==> inputs of job 917 <==
==> flow/design.v <==
module Decoder_Unit (
    input [1 : 0] DEC_ALU_FUNC,
    output reg DEC_Arith_Enable, DEC_Logic_Enable, DEC_CMP_Enable, DEC_Shift_Enable
);
always @(*) begin
    DEC_Arith_Enable = 1'b0;
    DEC_Logic_Enable = 1'b0;
    DEC_CMP_Enable   = 1'b0;
    DEC_Shift_Enable = 1'b0;
    case (DEC_ALU_FUNC)
        2'b00: DEC_Arith_Enable = 1'b1;
        2'b01: DEC_Logic_Enable = 1'b1;
        2'b10: DEC_CMP_Enable   = 1'b1;
        2'b11: DEC_Shift_Enable = 1'b1;
        default: begin
            DEC_Arith_Enable = 1'b0;
            DEC_Logic_Enable = 1'b0;
            DEC_CMP_Enable   = 1'b0;
            DEC_Shift_Enable = 1'b0; 
    end
    endcase
end
endmodule
module Arithmetic_Unit #(
    parameter A_WIDTH = 16,
    parameter B_WIDTH = 16
) (
    input clk,rst,
    input [A_WIDTH - 1 : 0] A,
    input [B_WIDTH - 1 : 0] B,
    input [1 : 0] Arith_ALU_FUNC,
    input Arith_Enable,
    output reg [A_WIDTH + B_WIDTH - 1 : 0] Arith_OUT,
    output reg Carry_OUT, Arith_Flag       
);
reg [A_WIDTH + B_WIDTH - 1 : 0] ADD_Signal;
always @(posedge clk or negedge rst) begin
    if(!rst) begin 
        Arith_OUT  <=  'b0;
        Carry_OUT  <= 1'b0; 
        Arith_Flag <= 1'b0; 
end
else begin
    Arith_Flag <= Arith_Enable;
    if(Arith_Enable) begin
        case (Arith_ALU_FUNC)
            2'b00: begin
                if (A_WIDTH >= B_WIDTH) begin
                    Arith_OUT <= A + B;
                    {Carry_OUT,ADD_Signal[A_WIDTH - 1 : 0]} <= A + B;
                end
                else begin
                    Arith_OUT <= A + B;
                    {Carry_OUT,ADD_Signal[B_WIDTH - 1 : 0]} <= A + B;
                end
            end
            2'b01: Arith_OUT <= A - B;
            2'b10: Arith_OUT <= A * B;
            2'b11: Arith_OUT <= (B == 0) ? 'b0 : A / B;
            default: begin
                Arith_OUT <=  'b0;
                Carry_OUT <= 1'b0; 
            end
        endcase 
    end
  end
end
endmodule
module Logic_Unit #(
    parameter A_WIDTH = 16,
    parameter B_WIDTH = 16
) (
    input clk,rst,
    input [A_WIDTH - 1 : 0] A,
    input [B_WIDTH - 1 : 0] B,
    input [1 : 0] Logic_ALU_FUNC,
    input Logic_Enable,
    output reg [A_WIDTH + B_WIDTH - 1 : 0] Logic_OUT,
    output reg Logic_Flag       
);
always @(posedge clk or negedge rst) begin
    if(!rst) begin
    Logic_OUT  <= 16'b0;
    Logic_Flag <= 1'b0;
end
else begin
    Logic_Flag <= Logic_Enable;
    if(Logic_Enable) begin
        case (Logic_ALU_FUNC)
            2'b00: Logic_OUT <=   A & B; 
            2'b01: Logic_OUT <=   A | B;
            2'b10: Logic_OUT <= ~(A & B);
            2'b11: Logic_OUT <= ~(A | B);
            default: begin
                Logic_OUT <= 16'b0;
            end
        endcase
    end
  end
end
endmodule
module CMP_Unit #(
    parameter A_WIDTH = 16,
    parameter B_WIDTH = 16
) (
    input clk,rst,
    input [A_WIDTH - 1 : 0] A,
    input [B_WIDTH - 1 : 0] B,    
    input [1 : 0] CMP_ALU_FUNC,
    input CMP_Enable,
    output reg [A_WIDTH + B_WIDTH - 1 : 0] CMP_OUT,
    output reg CMP_Flag       
);
always @(posedge clk or negedge rst) begin
    if(!rst) begin
       CMP_OUT  <= 16'b0;
       CMP_Flag <= 1'b0;
    end
    else begin
    CMP_Flag <= CMP_Enable;    
    if(CMP_Enable) begin
        case (CMP_ALU_FUNC)
            2'b00: CMP_OUT <= 16'b0; 
            2'b01: begin
                if( A == B)
                CMP_OUT <= 16'b1;
                else
                CMP_OUT <= 16'b0;
            end
            2'b10:begin
                if( A > B)
                CMP_OUT <= 16'b10;
                else
                CMP_OUT <= 16'b0;
            end
            2'b11:begin
                if( A < B)
                CMP_OUT <= 16'b11;
                else
                CMP_OUT <= 16'b0;
            end
            default: begin
                CMP_OUT <= 16'b0;
            end
        endcase
    end
  end
end
endmodule
module Shift_Unit #(
    parameter A_WIDTH = 16,
    parameter B_WIDTH = 16
) (
    input clk,rst,
    input [A_WIDTH - 1 : 0] A,
    input [B_WIDTH - 1 : 0] B,
    input [1 : 0] Shift_ALU_FUNC,
    input Shift_Enable,
    output reg [A_WIDTH + B_WIDTH - 1 : 0] Shift_OUT,
    output reg Shift_Flag       
);
always @(posedge clk or negedge rst) begin
  if(!rst) begin
    Shift_OUT  <= 16'b0;
    Shift_Flag <= 1'b0;
end
else begin
    Shift_Flag <= Shift_Enable;
    if(Shift_Enable) begin
        case (Shift_ALU_FUNC)
            2'b00: Shift_OUT <= A >> 1; 
            2'b01: Shift_OUT <= A << 1;
            2'b10: Shift_OUT <= B >> 1;
            2'b11: Shift_OUT <= B << 1;
            default: begin
                Shift_OUT <= 16'b0;
            end
        endcase
    end
  end
end
endmodule
module alu_top #(
    parameter A_WIDTH_TOP = 16,
    parameter B_WIDTH_TOP = 16
) (
    input   CLK,rst,
    input   [3 : 0] ALU_FUNC,
    input   [A_WIDTH_TOP - 1 : 0] A,
    input   [B_WIDTH_TOP - 1 : 0] B,
    output  [A_WIDTH_TOP + B_WIDTH_TOP - 1 : 0] Arith_OUT, Logic_OUT, CMP_OUT,Shift_OUT,
    output  Carry_OUT, Arith_Flag, Logic_Flag, CMP_Flag, Shift_Flag
);
wire Arith_EN, Logic_EN, CMP_EN, Shift_EN;
Decoder_Unit U0 (
    .DEC_ALU_FUNC(ALU_FUNC[3 : 2]),
    .DEC_Arith_Enable(Arith_EN),
    .DEC_Logic_Enable(Logic_EN),
    .DEC_CMP_Enable  (CMP_EN),
    .DEC_Shift_Enable(Shift_EN)
);
Arithmetic_Unit #(.A_WIDTH(A_WIDTH_TOP), .B_WIDTH(B_WIDTH_TOP)) U1 (
    .clk(CLK),
    .rst(rst),
    .A(A),
    .B(B),
    .Arith_ALU_FUNC(ALU_FUNC[1 : 0]),
    .Arith_Enable(Arith_EN),
    .Arith_OUT(Arith_OUT),
    .Carry_OUT(Carry_OUT),
    .Arith_Flag(Arith_Flag)
);
Logic_Unit #(.A_WIDTH(A_WIDTH_TOP), .B_WIDTH(B_WIDTH_TOP)) U2 (
    .clk(CLK),
    .rst(rst),
    .A(A),
    .B(B),
    .Logic_ALU_FUNC(ALU_FUNC[1 : 0]),
    .Logic_Enable(Logic_EN),
    .Logic_OUT(Logic_OUT),
    .Logic_Flag(Logic_Flag)
);
CMP_Unit #(.A_WIDTH(A_WIDTH_TOP), .B_WIDTH(B_WIDTH_TOP)) U3 (
    .clk(CLK),
    .rst(rst),
    .A(A),
    .B(B),
    .CMP_ALU_FUNC(ALU_FUNC[1 : 0]),
    .CMP_Enable(CMP_EN),
    .CMP_OUT(CMP_OUT),
    .CMP_Flag(CMP_Flag)
);
Shift_Unit #(.A_WIDTH(A_WIDTH_TOP), .B_WIDTH(B_WIDTH_TOP)) U4 (
    .clk(CLK),
    .rst(rst),
    .A(A),
    .B(B),
    .Shift_ALU_FUNC(ALU_FUNC[1 : 0]),
    .Shift_Enable(Shift_EN),
    .Shift_OUT(Shift_OUT),
    .Shift_Flag(Shift_Flag)
);
endmodule
==> flow/run.sh <==
#!/bin/bash
# the make line also repeats each setting of config.mk as NAME=value (left out here)
make -C /OpenROAD-flow-scripts/flow DESIGN_CONFIG=/design/flow/config.mk WORK_HOME=/design/flow/orfs CLKGATE_MAP_FILE= finish
==> flow/config.mk <==
export PLATFORM = sky130hd
export DESIGN_NAME = alu_top
export DESIGN_NICKNAME = alu_top
export VERILOG_FILES = /design/flow/design.v
export SDC_FILE = /design/flow/constraint.sdc
export NUM_CORES = 4
export LEC_CHECK = 0
export ABC_AREA = 1
export CAP_MARGIN = 20
export CORE_ASPECT_RATIO = 1.36
export CORE_MARGIN = 8
export CORE_UTILIZATION = 27
export GPL_TIMING_DRIVEN = 0
export HOLD_SLACK_MARGIN = 0.02
export MAX_ROUTING_LAYER = met4
export MIN_ROUTING_LAYER = met2
export SLEW_MARGIN = 15
export TNS_END_PERCENT = 15
==> flow/constraint.sdc <==
create_clock -name core_clock -period 178.0 [get_ports {CLK}]
set_input_delay 35.6000 -clock core_clock [delete_from_list [all_inputs] [get_ports {CLK}]]
set_output_delay 35.6000 -clock core_clock [all_outputs]
set_load 0.01 [all_outputs]
==> inputs of job 6181, as changes to job 917 <==
Settings changed: CAP_MARGIN 20 to 15, CORE_ASPECT_RATIO 1.36 to not set, CORE_MARGIN 8 to 2, CORE_UTILIZATION 27 to 71, CTS_CLUSTER_DIAMETER set to 323, CTS_CLUSTER_SIZE set to 59, GPL_TIMING_DRIVEN 0 to not set, HOLD_SLACK_MARGIN 0.02 to not set, MIN_ROUTING_LAYER met2 to not set, PLACE_DENSITY set to 0.66, SLEW_MARGIN 15 to 20, TNS_END_PERCENT 15 to not set.
==> flow/constraint.sdc (replaced) <==
create_clock -name core_clock -period 130.0 [get_ports {CLK}]
set_input_delay 26.0000 -clock core_clock [delete_from_list [all_inputs] [get_ports {CLK}]]
set_output_delay 26.0000 -clock core_clock [all_outputs]
set_load 0.01 [all_outputs]
==> inputs of job 3005, as changes to job 917 <==
Settings changed: CORE_ASPECT_RATIO 1.36 to not set, CORE_MARGIN 8 to 2, CORE_UTILIZATION 27 to 67, CTS_CLUSTER_DIAMETER set to 284, CTS_CLUSTER_SIZE set to 100, GPL_TIMING_DRIVEN 0 to not set, HOLD_SLACK_MARGIN 0.02 to not set, MAX_ROUTING_LAYER met4 to not set, MIN_ROUTING_LAYER met2 to not set, PLACE_DENSITY set to 0.4, SLEW_MARGIN 15 to 20, TNS_END_PERCENT 15 to 5.
==> flow/constraint.sdc (replaced) <==
create_clock -name core_clock -period 92.9 [get_ports {CLK}]
set_input_delay 18.5800 -clock core_clock [delete_from_list [all_inputs] [get_ports {CLK}]]
set_output_delay 18.5800 -clock core_clock [all_outputs]
set_load 0.01 [all_outputs]
==> results <==
item                                                                           job 3005                 job 6181                  job 917
Status                                                          complete, no violations  complete, no violations  complete, no violations
Worst setup path startpoint                                                        B[0]                     B[3]                     B[3]
Clock buffer cells                                                                    9                        9                       10
Global route hottest layer                                                         met2                     met2                     met3
Chip Width                                                                       240 um                   233 um                   334 um
Post-placement setup slack                                                     -2660 ps                12,370 ps                39,230 ps
Met3 GRT Util                                                                     8.45%                    9.17%                    33.6%
Violation tally from detailed-route iteration zero                                3,877                    3,255                   11,300
Total of plain and repair buffers excluding clock buffers                           619                      188                      372
Final Net Count                                                                   6,992                    6,553                    6,737
Met1 layer usage reported by global route                                         50.6%                    52.4%                       0%
Global-route wire length before repair                                           186 mm                   179 mm                   207 mm
Count of filler cells inserted in the layout                                      3,622                    4,337                   15,100
Number of standard cells in the final layout excluding fillers                    6,968                    6,466                    7,824

---

==> 05-24 <==
RTL: the design.v shown in full above, as it stands there.
make LEC_CHECK=0 ABC_AREA=1 CAP_MARGIN=15 CORE_ASPECT_RATIO=0.57 CORE_MARGIN=8 CORE_UTILIZATION=35 CTS_CLUSTER_DIAMETER=212 CTS_CLUSTER_SIZE=93 GPL_ROUTABILITY_DRIVEN=0 GPL_TIMING_DRIVEN=0 MIN_ROUTING_LAYER=met1 PLACE_DENSITY=0.41 SETUP_SLACK_MARGIN=5.0 SLEW_MARGIN=0 TNS_END_PERCENT=25 finish   # period 166.0 ns
run.sh (not shown) runs the stock make flow with config.mk's settings and CLKGATE_MAP_FILE=.
==> inputs of 08-05, as changes to 05-24 <==
- ABC_AREA: 1 -> 0
- CORE_ASPECT_RATIO: 0.57 -> default
- CORE_MARGIN: 8 -> 2
- CTS_CLUSTER_DIAMETER: 212 -> 261
- GPL_ROUTABILITY_DRIVEN: 0 -> default
- GPL_TIMING_DRIVEN: 0 -> default
- MIN_ROUTING_LAYER: met1 -> met2
==> inputs of 12-03, as changes to 05-24 <==
- CAP_MARGIN: 15 -> 20
- CORE_ASPECT_RATIO: 0.57 -> default
- CORE_MARGIN: 8 -> 2
- CORE_UTILIZATION: 35 -> 62
- CTS_CLUSTER_DIAMETER: 212 -> 205
- CTS_CLUSTER_SIZE: 93 -> 100
- GPL_ROUTABILITY_DRIVEN: 0 -> default
- GPL_TIMING_DRIVEN: 0 -> default
- MIN_ROUTING_LAYER: met1 -> default
- PLACE_DENSITY: 0.41 -> default
- SETUP_SLACK_MARGIN: 5.0 -> default
- SLEW_MARGIN: 0 -> 20
- TNS_END_PERCENT: 25 -> default
==> flow/constraint.sdc (replaced) <==
create_clock -name core_clock -period 69.2 [get_ports {CLK}]
set_input_delay 13.8400 -clock core_clock [delete_from_list [all_inputs] [get_ports {CLK}]]
set_output_delay 13.8400 -clock core_clock [all_outputs]
set_load 0.01 [all_outputs]
==> results <==
Against 08-05, the die size of 12-03 is smaller by 41%. Between 05-24 and 08-05, the lower non-clock buffer count is in 08-05 (gap 153). 05-24 completed without violations. 08-05 ran to the end with no violations. 12-03 did not get past global routing. In clock-buffer cell count, 08-05 and 05-24 do not differ. Against 08-05, the register-to-register slack of 05-24 is higher by 1.3 ns. Between 08-05 and 05-24, the lower core utilization is in 08-05 (gap 0.56 points). In wire length, 08-05 and 05-24 hardly differ. Cell count: 05-24 is higher than 08-05 (19%). Against 05-24, the worst hold slack of 08-05 is lower by 0.0032 ns.

---

==> build 49 <==
Starts from the design.v that is shown in full above.
Settings: LEC_CHECK=0, ABC_AREA=1, CAP_MARGIN=20, CELL_PAD_IN_SITES_DETAIL_PLACEMENT=2, CORE_ASPECT_RATIO=0.71, CORE_MARGIN=3, CORE_UTILIZATION=40, GPL_ROUTABILITY_DRIVEN=0, MIN_ROUTING_LAYER=met1, SLEW_MARGIN=20, TNS_END_PERCENT=90; clock period 130.0 ns.
==> trial 5: changes against build 49 <==
Settings changed: ABC_AREA 1 to unset, CELL_PAD_IN_SITES_DETAIL_PLACEMENT 2 to unset, CORE_ASPECT_RATIO 0.71 to unset, CORE_MARGIN 3 to 2, CORE_UTILIZATION 40 to 23, GPL_ROUTABILITY_DRIVEN 0 to unset, MIN_ROUTING_LAYER met1 to unset, TNS_END_PERCENT 90 to unset.
==> flow/constraint.sdc (replaced) <==
create_clock -name core_clock -period 124.0 [get_ports {CLK}]
set_input_delay 24.8000 -clock core_clock [delete_from_list [all_inputs] [get_ports {CLK}]]
set_output_delay 24.8000 -clock core_clock [all_outputs]
set_load 0.01 [all_outputs]
==> build 34: changes against build 49 <==
Settings changed: ABC_AREA 1 to unset, CELL_PAD_IN_SITES_DETAIL_PLACEMENT 2 to unset, CORE_ASPECT_RATIO 0.71 to 0.5, CORE_MARGIN 3 to 7, CORE_UTILIZATION 40 to 65, GPL_ROUTABILITY_DRIVEN 0 to unset, MIN_ROUTING_LAYER met1 to unset, PLACE_DENSITY_LB_ADDON set to 0.02, TNS_END_PERCENT 90 to 10.
==> trial 57: changes against build 49 <==
Settings changed: CELL_PAD_IN_SITES_DETAIL_PLACEMENT 2 to unset, CORE_ASPECT_RATIO 0.71 to unset, CORE_MARGIN 3 to 2, CORE_UTILIZATION 40 to 72, CTS_CLUSTER_SIZE set to 100, GPL_ROUTABILITY_DRIVEN 0 to unset, MIN_ROUTING_LAYER met1 to unset, TNS_END_PERCENT 90 to unset.
==> flow/constraint.sdc (replaced) <==
create_clock -name core_clock -period 131.0 [get_ports {CLK}]
set_input_delay 26.2000 -clock core_clock [delete_from_list [all_inputs] [get_ports {CLK}]]
set_output_delay 26.2000 -clock core_clock [all_outputs]
set_load 0.01 [all_outputs]
==> comparison <==
Build 34 ran to the end with no violations. Build 49 died in detailed placement on DPL-0033. Trial 5 produced a clean layout. Trial 57 went through all stages and came out clean.
The lowest final area belongs to build 34, the highest to trial 5.
In clock skew, trial 57 and trial 5 do not differ.
Sequential cell count is the same in trial 5 and build 34.
Between trial 57 and trial 5, the lower register-to-register slack is in trial 5 (gap 8.0 ns).
